==> inputs of run R <==
==> flow/design.v (excerpt) <==
module md5_crack(
  input          clk,
  input          reset_n,
  input          in_valid,
  output         in_ready,
  input  [63:0]  guess,
  output         out_valid,
  output [127:0] digest,
  output         cracked
);
clock: 9.79 ns
lec_check: 0
cap_margin: 30
core_aspect_ratio: 1.76
core_margin: 2
core_utilization: 32
cts_cluster_diameter: 41
cts_cluster_size: 58
gpl_routability_driven: 0
gpl_timing_driven: 0
hold_slack_margin: 0.17
max_routing_layer: met4
place_density: 0.56
setup_slack_margin: -0.76
slew_margin: 10
tns_end_percent: 20
run.sh (not shown) runs the stock make flow with config.mk's settings and CLKGATE_MAP_FILE=.
==> inputs of run H, as changes to run R <==
- CAP_MARGIN: 30 -> 20
- CORE_ASPECT_RATIO: 1.76 -> default
- CORE_UTILIZATION: 32 -> 65
- CTS_CLUSTER_DIAMETER: 41 -> default
- CTS_CLUSTER_SIZE: 58 -> 47
- GPL_ROUTABILITY_DRIVEN: 0 -> default
- GPL_TIMING_DRIVEN: 0 -> default
- HOLD_SLACK_MARGIN: 0.17 -> 0.28
- MAX_ROUTING_LAYER: met4 -> default
- PLACE_DENSITY: 0.56 -> default
- SETUP_SLACK_MARGIN: -0.76 -> 0.06
- SLEW_MARGIN: 10 -> 5
- TNS_END_PERCENT: 20 -> 5
==> flow/constraint.sdc (replaced) <==
create_clock -name core_clock -period 9.47 [get_ports {clk}]
set_input_delay 1.8940 -clock core_clock [delete_from_list [all_inputs] [get_ports {clk}]]
set_output_delay 1.8940 -clock core_clock [all_outputs]
set_load 0.01 [all_outputs]
==> notes <==
Run R reached the layout checks and failed them: negative setup slack. Run H reached the layout checks and failed them: negative setup slack. Between run R and run H, the lower via count is in run H (gap about 3.7%, measured against run H). Against run H, the die area of run R is higher by 100%. In run H the sequential share of layout area is higher than in run R, by 0.55 points. Clock skew: run H is lower than run R (44 ps). Against run H, the fmax of run R is lower by 10%.

* * *

==> v23 <==
Starting RTL as in the previous note.
clock: 9.01 ns
lec_check: 0
cap_margin: 20
core_margin: 2
core_utilization: 71
cts_cluster_size: 25
hold_slack_margin: 0.3
max_routing_layer: met4
setup_slack_margin: 1.24
slew_margin: 20
==> v10 (differences from v23) <==
--- a/flow/config.mk
+++ b/flow/config.mk
@@ -8,8 +8,4 @@
 export CAP_MARGIN = 20
 export CORE_MARGIN = 2
-export CORE_UTILIZATION = 71
-export CTS_CLUSTER_SIZE = 25
-export HOLD_SLACK_MARGIN = 0.3
-export MAX_ROUTING_LAYER = met4
-export SETUP_SLACK_MARGIN = 1.24
+export CORE_UTILIZATION = 40
 export SLEW_MARGIN = 20
==> flow/constraint.sdc (replaced) <==
create_clock -name core_clock -period 9.81 [get_ports {clk}]
set_input_delay 1.9620 -clock core_clock [delete_from_list [all_inputs] [get_ports {clk}]]
set_output_delay 1.9620 -clock core_clock [all_outputs]
set_load 0.01 [all_outputs]
==> v34 (differences from v23) <==
==> flow/config.mk (replaced) <==
export PLATFORM = sky130hd
export DESIGN_NAME = md5_crack
export DESIGN_NICKNAME = md5_crack
export VERILOG_FILES = /design/flow/design.v
export SDC_FILE = /design/flow/constraint.sdc
export NUM_CORES = 4
export LEC_CHECK = 0
export CAP_MARGIN = 20
export CELL_PAD_IN_SITES_GLOBAL_PLACEMENT = 2
export CORE_MARGIN = 2
export CORE_UTILIZATION = 54
export CTS_CLUSTER_DIAMETER = 332
export CTS_CLUSTER_SIZE = 99
export PLACE_DENSITY = 0.92
export SLEW_MARGIN = 20
export TNS_END_PERCENT = 15
==> flow/constraint.sdc (replaced) <==
create_clock -name core_clock -period 10.0 [get_ports {clk}]
set_input_delay 2.0000 -clock core_clock [delete_from_list [all_inputs] [get_ports {clk}]]
set_output_delay 2.0000 -clock core_clock [all_outputs]
set_load 0.01 [all_outputs]
==> notes <==
v23 stopped in 5_1_grt, error GRT-0116. v34 aborted during 3_1_place_gp_skip_io on GPL-0301. v10 went through all stages and came out clean. Die size: v10 > v34 > v23. In synthesized area, v10 and v34 do not differ. In synthesized cell count, v34 and v10 do not differ.
==> figures <==
Status: v23 aborted with a tool error; v34 aborted with a tool error; v10 no timing/DRC/antenna violations
Last stage reached: v23 5_1_grt; v34 3_1_place_gp_skip_io; v10 -
RD Place Congestion: v23 1.24; v34 -; v10 0.997
Buffer type at the clock tree root: v23 sky130_fd_sc_hd__clkbuf_16; v34 -; v10 sky130_fd_sc_hd__clkbuf_16
Post-detailed-placement half-perimeter wirelength: v23 99900 µm; v34 -; v10 107000 µm
Placed cell area: v23 38700 µm²; v34 -; v10 38200 µm²
Post-CTS resize count: v23 222; v34 -; v10 2
Total number of H-tree levels: v23 2; v34 -; v10 2
Hold-fix buffer count after cts: v23 0; v34 -; v10 0
Count of boundary I/O pins: v23 198; v34 -; v10 198
Setup slack at placement: v23 -420 ps; v34 -; v10 -30.4 ps
Worst-case clock buffer depth: v23 3; v34 -; v10 3
Initial Util: v23 72.2%; v34 54.5%; v10 40.2%
Std-Cell Core Area: v23 45500 µm²; v34 60200 µm²; v10 81700 µm²
CTS buffer count: v23 42; v34 -; v10 46
Overall die width: v23 219 µm; v34 251 µm; v10 290 µm
Die area: v23 48000 µm²; v34 62800 µm²; v10 84400 µm²
Height of the die: v23 219 µm; v34 251 µm; v10 290 µm
Number of rows in the core area: v23 78; v34 90; v10 105
